// axis_uart_v1_0
module axis_uart_v1_0 #(
	parameter integer BAUD_PRESCALER = 10,	 
	parameter integer PARITY = 0, 			 
	parameter integer BYTE_SIZE = 8, 		 
	parameter integer STOP_BITS = 0, 		 
	parameter integer FIFO_DEPTH = 16,		 
	parameter integer FLOW_CONTROL = 1,		 
	parameter integer DYNAMIC_CONFIG = 1	 
)
(
	input wire aclk,
	input wire aresetn,
	input wire [23:0]s_axis_config_tdata,	 
	input wire s_axis_config_tvalid,
	output wire s_axis_config_tready,
	input wire [15:0]s_axis_tdata,
	input wire s_axis_tvalid,
	output wire s_axis_tready,
	output wire [15:0]m_axis_tdata,
	output wire m_axis_tuser,				 
	output wire m_axis_tvalid,
	input wire m_axis_tready,
	output wire tx,
	input wire rx,
	output wire rts,						 
	input wire cts							 
);
wire s_axis_config_tx_tready;
wire s_axis_config_rx_tready;
assign s_axis_config_tready = (DYNAMIC_CONFIG) ? s_axis_config_tx_tready & s_axis_config_rx_tready : 1'b0;
uart_tx #(
	.BAUD_PRESCALER(BAUD_PRESCALER),
	.PARITY(PARITY),
	.BYTE_SIZE(BYTE_SIZE),
	.STOP_BITS(STOP_BITS),
	.FIFO_DEPTH(FIFO_DEPTH)
) uart_tx_inst (
	.aclk(aclk),
	.aresetn(aresetn),
	.s_axis_config_tdata(s_axis_config_tdata),
	.s_axis_config_tvalid((DYNAMIC_CONFIG) ? (s_axis_config_tvalid & s_axis_config_rx_tready) : 1'b0),
	.s_axis_config_tready(s_axis_config_tx_tready),
	.s_axis_tdata(s_axis_tdata),
	.s_axis_tvalid(s_axis_tvalid),
	.s_axis_tready(s_axis_tready),
	.txd(tx),
	.ctsn(FLOW_CONTROL ? cts : 1'b0)
);
uart_rx #(
	.BAUD_PRESCALER(BAUD_PRESCALER),
	.PARITY(PARITY),
	.BYTE_SIZE(BYTE_SIZE),
	.STOP_BITS(STOP_BITS),
	.FIFO_DEPTH(FIFO_DEPTH)
) uart_rx_inst (
	.aclk(aclk),
	.aresetn(aresetn),
	.s_axis_config_tdata(s_axis_config_tdata),
	.s_axis_config_tvalid((DYNAMIC_CONFIG) ? (s_axis_config_tvalid & s_axis_config_tx_tready) : 1'b0),
	.s_axis_config_tready(s_axis_config_rx_tready),
	.m_axis_tdata(m_axis_tdata),
	.m_axis_tuser(m_axis_tuser),
	.m_axis_tvalid(m_axis_tvalid),
	.m_axis_tready(m_axis_tready),
	.rxd(rx),
	.rtsn(rts)
);
endmodule
clock: 6.48 ns
lec_check: 0
cap_margin: 20
core_margin: 2
core_utilization: 67
cts_cluster_diameter: 331
cts_cluster_size: 32
slew_margin: 20
run.sh (not shown) runs the stock make flow with config.mk's settings and CLKGATE_MAP_FILE=.
Change:
- CORE_UTILIZATION: 67 -> 56
- CTS_CLUSTER_DIAMETER: 331 -> unset
- CTS_CLUSTER_SIZE: 32 -> unset
- clock period: 6.48 -> 3.22 ns (I/O delays scaled with it)
What happened:
- With this change the flow ran to the end with violations: negative setup slack
- global-route usage is lower by 4.4 points
- hold slack degrades by 18 ps
- worst setup slack loses 1500 ps
- total power rises to 2.6 times its value
- clock-buffer cell count increases by 51
- cell area came out higher by roughly a tenth
- non-clock buffer count rose by 110
Change:
- CORE_UTILIZATION: 56 -> 40
- clock period: 3.22 -> 8.0 ns (I/O delays scaled with it)
Result:
- With this change the flow finished with timing, DRC and antenna clean
- global-route usage shrinks by 6.8 points
- power shrinks by 60%
- wire length grows by 3.5%
Change:
- CAP_MARGIN: 20 -> 0
- CELL_PAD_IN_SITES_GLOBAL_PLACEMENT: unset -> 1
- CORE_ASPECT_RATIO: unset -> 1.35
- CORE_UTILIZATION: 40 -> 63
- HOLD_SLACK_MARGIN: unset -> 0.14
- MAX_ROUTING_LAYER: unset -> met4
Effect:
- cell count goes down by 11%
- worst setup slack improved by 210 ps
- utilization goes up by 25 points
- global-route usage is higher by 12 points
- worst hold slack gets worse by 46 ps

axis_uart_v1_0 again, from the RTL that the note above started with.
Design axis_uart_v1_0, start of the top module:
module axis_uart_v1_0 #(
	parameter integer BAUD_PRESCALER = 10,	 
	parameter integer PARITY = 0, 			 
	parameter integer BYTE_SIZE = 8, 		 
	parameter integer STOP_BITS = 0, 		 
	parameter integer FIFO_DEPTH = 16,		 
	parameter integer FLOW_CONTROL = 1,		 
	parameter integer DYNAMIC_CONFIG = 1	 
)
(
	input wire aclk,
	input wire aresetn,
	input wire [23:0]s_axis_config_tdata,	 
	input wire s_axis_config_tvalid,
	output wire s_axis_config_tready,
	input wire [15:0]s_axis_tdata,
	input wire s_axis_tvalid,
	output wire s_axis_tready,
	output wire [15:0]m_axis_tdata,
	output wire m_axis_tuser,				 
	output wire m_axis_tvalid,
	input wire m_axis_tready,
	output wire tx,
	input wire rx,
	output wire rts,						 
	input wire cts							 
);
make LEC_CHECK=0 ABC_AREA=1 CAP_MARGIN=20 CORE_MARGIN=2 CORE_UTILIZATION=72 CTS_CLUSTER_SIZE=76 PLACE_DENSITY_LB_ADDON=0.01 SLEW_MARGIN=20 finish   # period 3.27 ns
The baseline completed, yet does not pass: negative setup slack.
Edit:
ABC_AREA = not set   (was 1)
CORE_UTILIZATION = 41   (was 72)
CTS_CLUSTER_SIZE = not set   (was 76)
PLACE_DENSITY_LB_ADDON = not set   (was 0.01)
clock period = 5.79 ns   (was 3.27 ns; I/O delays follow)
What happened:
- The changed run finished clean
- die size rises by 77%
- worst hold slack stays flat
- critical path depth decreases by 2
- routed wire length decreases by 14%
- sequential power decreases by 42%
- utilization came out lower by 36 points
- clock power came out lower by 40%
- global-route usage falls by 20 points
- total power decreases by 46%
- sequential share of layout area fell by 0.44 points
- clock-buffer cell count goes up by 15
Edit:
CORE_UTILIZATION = 67   (was 41)
CTS_CLUSTER_DIAMETER = 331   (was not set)
CTS_CLUSTER_SIZE = 33   (was not set)
clock period = 6.48 ns   (was 5.79 ns; I/O delays follow)
Sequential power came out lower by roughly a tenth.
Setup slack is better by 0.51 ns.
Total power drops by a quarter to a third.
Routed wire length came out lower by a few percent.
Sequential cell count stays the same.
Final area came out lower by a few percent.
Global-route usage grows by 11 points.
Critical path depth stays the same.
Core utilization climbs by 25 points.
Hold slack is better by 0.012 ns.
Synthesized area does not change.
Edit:
CORE_UTILIZATION = 40   (was 67)
CTS_CLUSTER_DIAMETER = not set   (was 331)
CTS_CLUSTER_SIZE = not set   (was 33)
clock period = 9.21 ns   (was 6.48 ns; I/O delays follow)
Core utilization fell by 26 points.
Synthesized area is unchanged.
Clock power grows by well over a third.
Total power goes down by roughly a tenth.
Final area is higher by a little under a tenth.
Hold slack gets worse by 0.0093 ns.
Clock-buffer cell count goes up by 70.
Non-clock buffer count fell by 11.
Combinational power fell by a quarter to a third.
Worst setup slack is better by 1.9 ns.
Register-to-register slack gets better by 2.8 ns.
Edit:
CORE_UTILIZATION = 66   (was 40)
MAX_ROUTING_LAYER = met4   (was not set)
SETUP_SLACK_MARGIN = 1.56   (was not set)
clock period = 6.48 ns   (was 9.21 ns; I/O delays follow)
After rerunning:
- The new run finished clean
- core utilization is higher by 28 points
- clock skew is lower by 0.024 ns
- design area is lower by 2.4%
- combinational power rose by 44%
- global-route usage came out higher by 12 points
- power increases by 36%
- clock-buffer cell count went down by 12

axis_uart_v1_0 again, from the RTL that the note above started with.
==> flow/config.mk <==
export PLATFORM = sky130hd
export DESIGN_NAME = axis_uart_v1_0
export DESIGN_NICKNAME = axis_uart_v1_0
export VERILOG_FILES = /design/flow/design.v
export SDC_FILE = /design/flow/constraint.sdc
export NUM_CORES = 4
export LEC_CHECK = 0
export ABC_AREA = 0
export CAP_MARGIN = 25
export CELL_PAD_IN_SITES_GLOBAL_PLACEMENT = 1
export CORE_MARGIN = 2
export CORE_UTILIZATION = 52
export CTS_CLUSTER_DIAMETER = 388
export GPL_ROUTABILITY_DRIVEN = 1
export HOLD_SLACK_MARGIN = -0.06
export PLACE_DENSITY = 0.68
export SETUP_SLACK_MARGIN = 0.21
export SLEW_MARGIN = 20
==> flow/constraint.sdc <==
create_clock -name core_clock -period 4.48 [get_ports {aclk}]
set_input_delay 0.8960 -clock core_clock [delete_from_list [all_inputs] [get_ports {aclk}]]
set_output_delay 0.8960 -clock core_clock [all_outputs]
set_load 0.01 [all_outputs]
Edit:
- ABC_AREA: 0 -> 1
- CAP_MARGIN: 25 -> 20
- CELL_PAD_IN_SITES_GLOBAL_PLACEMENT: 1 -> default
- CORE_UTILIZATION: 52 -> 72
- CTS_CLUSTER_DIAMETER: 388 -> 362
- GPL_ROUTABILITY_DRIVEN: 1 -> default
- HOLD_SLACK_MARGIN: -0.06 -> default
- PLACE_DENSITY: 0.68 -> default
- SETUP_SLACK_MARGIN: 0.21 -> default
- clock period: 4.48 -> 3.22 ns (I/O delays scaled with it)
After rerunning: Non-clock buffer count is higher by 50; power is higher by 46%; setup slack is worse by 0.38 ns; combinational power is higher by 80%; utilization is higher by 23 points; critical path depth is higher by 2; sequential share of layout area is higher by 0.27 points; routed wire length is higher by 12%.

Starting RTL as in the previous note.
## axis_uart_v1_0
module axis_uart_v1_0 #(
	parameter integer BAUD_PRESCALER = 10,	 
	parameter integer PARITY = 0, 			 
	parameter integer BYTE_SIZE = 8, 		 
	parameter integer STOP_BITS = 0, 		 
	parameter integer FIFO_DEPTH = 16,		 
	parameter integer FLOW_CONTROL = 1,		 
	parameter integer DYNAMIC_CONFIG = 1	 
)
(
	input wire aclk,
	input wire aresetn,
	input wire [23:0]s_axis_config_tdata,	 
	input wire s_axis_config_tvalid,
	output wire s_axis_config_tready,
	input wire [15:0]s_axis_tdata,
	input wire s_axis_tvalid,
	output wire s_axis_tready,
	output wire [15:0]m_axis_tdata,
	output wire m_axis_tuser,				 
	output wire m_axis_tvalid,
	input wire m_axis_tready,
	output wire tx,
	input wire rx,
	output wire rts,						 
	input wire cts							 
);
==> flow/config.mk <==
export PLATFORM = sky130hd
export DESIGN_NAME = axis_uart_v1_0
export DESIGN_NICKNAME = axis_uart_v1_0
export VERILOG_FILES = /design/flow/design.v
export SDC_FILE = /design/flow/constraint.sdc
export NUM_CORES = 4
export LEC_CHECK = 0
export ABC_AREA = 0
export CAP_MARGIN = 20
export CELL_PAD_IN_SITES_DETAIL_PLACEMENT = 2
export CORE_ASPECT_RATIO = 0.86
export CORE_MARGIN = 10
export CORE_UTILIZATION = 18
export GPL_ROUTABILITY_DRIVEN = 0
export MAX_ROUTING_LAYER = met5
export MIN_ROUTING_LAYER = met2
export PLACE_DENSITY_LB_ADDON = 0.14
export SLEW_MARGIN = 20
==> flow/constraint.sdc <==
create_clock -name core_clock -period 4.15 [get_ports {aclk}]
set_input_delay 0.8300 -clock core_clock [delete_from_list [all_inputs] [get_ports {aclk}]]
set_output_delay 0.8300 -clock core_clock [all_outputs]
set_load 0.01 [all_outputs]
Rerun with:
- ABC_AREA: 0 -> unset
- CELL_PAD_IN_SITES_DETAIL_PLACEMENT: 2 -> unset
- CORE_ASPECT_RATIO: 0.86 -> unset
- CORE_MARGIN: 10 -> 2
- CORE_UTILIZATION: 18 -> 50
- GPL_ROUTABILITY_DRIVEN: 0 -> unset
- MAX_ROUTING_LAYER: met5 -> unset
- MIN_ROUTING_LAYER: met2 -> unset
- PLACE_DENSITY_LB_ADDON: 0.14 -> unset
- SETUP_SLACK_MARGIN: unset -> 1.51
- clock period: 4.15 -> 8.0 ns (I/O delays scaled with it)
Result: Wire length went down by 28%. Worst setup slack gets better by 2.2 ns. Via count drops by 27%. Combinational power falls by 57%. Final cell count shrinks by 31%. Die size falls by about 66%. Register-to-register slack improves by 3.5 ns. Non-clock buffer count fell by 89. Worst hold slack gets better by 0.0033 ns.
Rerun with:
- CORE_UTILIZATION: 50 -> 64
- SETUP_SLACK_MARGIN: 1.51 -> unset
- clock period: 8.0 -> 6.48 ns (I/O delays scaled with it)
Outcome:
- The new run produced a clean layout
- global-route usage increases by 5.5 points
- synthesized area does not change
- clock power increases by about a fifth
- power increases by about a fifth
- worst setup slack gets worse by 0.87 ns
- via count increases slightly
- non-clock buffer count increases by 4
- count of clock-buffer cells in the layout decreases by 10
- synthesized cell count does not change
- combinational power increases by about a fifth
- wire length decreases by a few percent
Rerun with:
- CORE_UTILIZATION: 64 -> 40
- clock period: 6.48 -> 5.79 ns (I/O delays scaled with it)
Effect: The new run ran to the end with no violations. Via count goes down by 0.75%. Final area goes up by 1.7%. Routed wire length goes up by 4.2%.
Power figures rest on the tool's default switching activity, not on a simulated workload.
